build 90:
## top
module top(
    input clk, rst,
    input [3:0] key_in,
    output [6:0] seg,
    output [7:0] sel,
    output reg [2:0] led, sel_led,
    output buz
);
Size in the first run: about 160 flip-flops, roughly 9600 sq um of cells after synthesis.
export LEC_CHECK = 0
export ABC_AREA = 1
export CAP_MARGIN = 20
export CORE_MARGIN = 2
export CORE_UTILIZATION = 72
export CTS_CLUSTER_DIAMETER = 369
export CTS_CLUSTER_SIZE = 99
export SETUP_SLACK_MARGIN = -0.44
export SLEW_MARGIN = 0
create_clock -name core_clock -period 4.56 [get_ports {clk}]
run.sh (not shown) runs the stock make flow with config.mk's settings and CLKGATE_MAP_FILE=.
Finished, but not clean: build 90, with negative setup slack.
Here is what was changed in the inputs of build 63 compared with build 90.
- CTS_CLUSTER_DIAMETER removed (was 369)
- CTS_CLUSTER_SIZE changed from 99 to 15
- SLEW_MARGIN changed from 0 to 20
- CORE_UTILIZATION changed from 72 to 68
- SETUP_SLACK_MARGIN removed (was -0.44)
- the clock period (ns, I/O delays scaled along) changed from 4.56 to 4.52
Results
- [build 63] flow finished | final checks: failed | reasons: negative setup slack
- Build 63 vs build 90 on final total power: build 63 is the lower one.
- Reported for build 63 and build 90, count of flip-flops and latches turned out identical to the last digit.
- Build 90 → build 63: final wirelength moved up; part of the total power dissipated in combinational logic barely changed; total routing resource utilization after global routing increased by 0.41 points relative to the old numbers; core utilization shows a reduction of 2.2 points; synthesis-to-finish area growth higher.
- Changes observed in build 63 relative to build 90: setup slack dropped 420 ps; final worst clock skew now sits at about the same level.
## Diff of input files: build 83 against build 63
- removing ABC_AREA (formerly 1)
- changing CORE_UTILIZATION from 68 to 66
- removing CTS_CLUSTER_SIZE (formerly 15)
Results
Nothing crashed in build 83 and all stages finished; the problem is that the final layout failed, the offending checks being negative setup slack.
Looking at headroom to the max-slew limit across both flows, build 83 is the stronger of the two, with build 63 trailing.
Compared build 83 against build 63; routed metal-1 wire length within noise.
Going from build 63 to build 83, distinct cell type count after synthesis picked up an extra about 32%; non-clock buffer count increased 68; combinational power shows a reduction of about 4%.
Build 83 reports a higher final design instance area without fill than build 63 does.
The following lists how build 62 was set up differently from build 83:
- a change of CORE_UTILIZATION from 66 to 68
- an added SETUP_SLACK_MARGIN of 1.34
- an added ABC_AREA of 0
- an added CTS_CLUSTER_SIZE of 15
==> results <==
Of build 62 and build 83, not a single run came through the flow clean.
| build 83 | all stages done | FAIL | negative setup slack |
Although build 62 finished all stages, its layout failed final checks on negative setup slack.
Tap cell count, build 62 and build 83: larger value in build 83
Re critical path depth: build 62 is 1 up on build 83.
On clock tree skew after final layout, build 62 tracks build 83 almost exactly.
Setup changes, build 62 to build 28
- SETUP_SLACK_MARGIN changed from 1.34 to 0.52
- PLACE_DENSITY newly set to 0.42
- CORE_UTILIZATION changed from 68 to 72
- CTS_CLUSTER_DIAMETER newly set to 361
- CORE_ASPECT_RATIO newly set to 0.91
- CTS_CLUSTER_SIZE changed from 15 to 37
- ABC_AREA changed from 0 to 1
==> comparison <==
Area after synthesis, build 62 and build 28: lower on build 28
Re number of flops mapped to enable cells by yosys: no difference whatsoever between build 28 and build 62.
Between build 62 and build 28, signal arrival time at the worst endpoint decreased.
The capturing instance or port of the critical path comes out seg[0] in one run and seg[6] in the other, namely in build 62 and build 28 respectively.
From build 62 to build 28 the numbers moved as follows: core utilization fell by 0.72 points, sequential portion of the cell area rose by 2.3 points.
Build 28 improves on build 62 in sum of net half-perimeters after detailed placement.
Finished, but not clean: build 28, with negative setup slack.
Going from build 62 to build 28, post-detailed-route via-to-cell ratio shrank by a few percent.
NOTE: number of signal-net inverters in the final layout in build 28 exceeds that of build 62
From build 62 to build 28 the numbers moved as follows: final cell area excluding filler cells dropped about 7%; power dissipated by switching net loads dropped about 2.5%; post-route clock period utilization dropped 6.1 points.

--- another note on this design; it stands on its own ---

// top
module top(
    input clk, rst,
    input [3:0] key_in,
    output [6:0] seg,
    output [7:0] sel,
    output reg [2:0] led, sel_led,
    output buz
);
Size in the first run: roughly 160 flip-flops, ~28 I/O pins.
Settings: LEC_CHECK=0, ABC_AREA=1, CAP_MARGIN=20, CORE_MARGIN=2, CORE_UTILIZATION=72, CTS_CLUSTER_DIAMETER=199, CTS_CLUSTER_SIZE=90, PLACE_DENSITY_LB_ADDON=0.14, SLEW_MARGIN=20; clock period 4.48 ns.
run.sh (not shown) runs the stock make flow with config.mk's settings and CLKGATE_MAP_FILE=.
The first run finished with setup timing left.
Edit:
--- a/flow/config.mk
+++ b/flow/config.mk
@@ -8 +7,0 @@
-export ABC_AREA = 1
@@ -11,4 +10 @@
-export CORE_UTILIZATION = 72
-export CTS_CLUSTER_DIAMETER = 199
-export CTS_CLUSTER_SIZE = 90
-export PLACE_DENSITY_LB_ADDON = 0.14
+export CORE_UTILIZATION = 68
==> flow/constraint.sdc (replaced) <==
create_clock -name core_clock -period 6.75 [get_ports {clk}]
set_input_delay 1.3500 -clock core_clock [delete_from_list [all_inputs] [get_ports {clk}]]
set_output_delay 1.3500 -clock core_clock [all_outputs]
set_load 0.01 [all_outputs]
- The changed run finished clean
- hold slack got worse by 20 ps
- setup slack gets better by 1300 ps
- power went down by 31%
- sequential cell count is unchanged
- via count went down by 16%
- design area decreases by 7.2%

== old ==
top again, from the RTL that the note above started with.
clock: 4.72 ns
lec_check: 0
abc_area: 0
cap_margin: 0
cell_pad_in_sites_global_placement: 0
core_margin: 2
core_utilization: 72
cts_cluster_diameter: 314
cts_cluster_size: 17
max_routing_layer: met5
min_routing_layer: met1
place_density: 0.41
setup_slack_margin: 1.4
slew_margin: 20
Although it ran to completion, old produced a layout that fails the final checks because of negative setup slack.
The following lists how new was set up differently from old:
- clearing ABC_AREA, which used to be 0
- swapping 0 for 1 in CELL_PAD_IN_SITES_GLOBAL_PLACEMENT
- clearing PLACE_DENSITY, which used to be 0.41
- clearing SETUP_SLACK_MARGIN, which used to be 1.4
- swapping 72 for 65 in CORE_UTILIZATION
- clearing CTS_CLUSTER_DIAMETER, which used to be 314
- swapping 4.72 for 5.68 in the clock period (ns, I/O delays scaled along)
==> results <==
Going from old to new, the wire length of the first global-routing pass was found to have gone down by 14%.
What old reported for overall power consumption has to be multiplied by 0.816 to get the figure for new.
new completed; timing, DRC and antenna clean
Final checks on old, whose flow otherwise completed, came back failing, citing negative setup slack.
new vs. old: post-layout net count fell 7.1%; count of non-CTS buffers in the layout fell 95.
Comparing new and old, the lower total detailed-routing wirelength is on new.
Changes observed in new relative to old: final cell count without fillers fell about 6%, post-route core utilization lost 15 points, share of the cycle needed by the critical path after routing lost 16 points, number of clock buffers in the layout +2.
Diff old -> new | critical path depth | increase of about 5%
Power figures rest on the tool's default switching activity, not on a simulated workload.
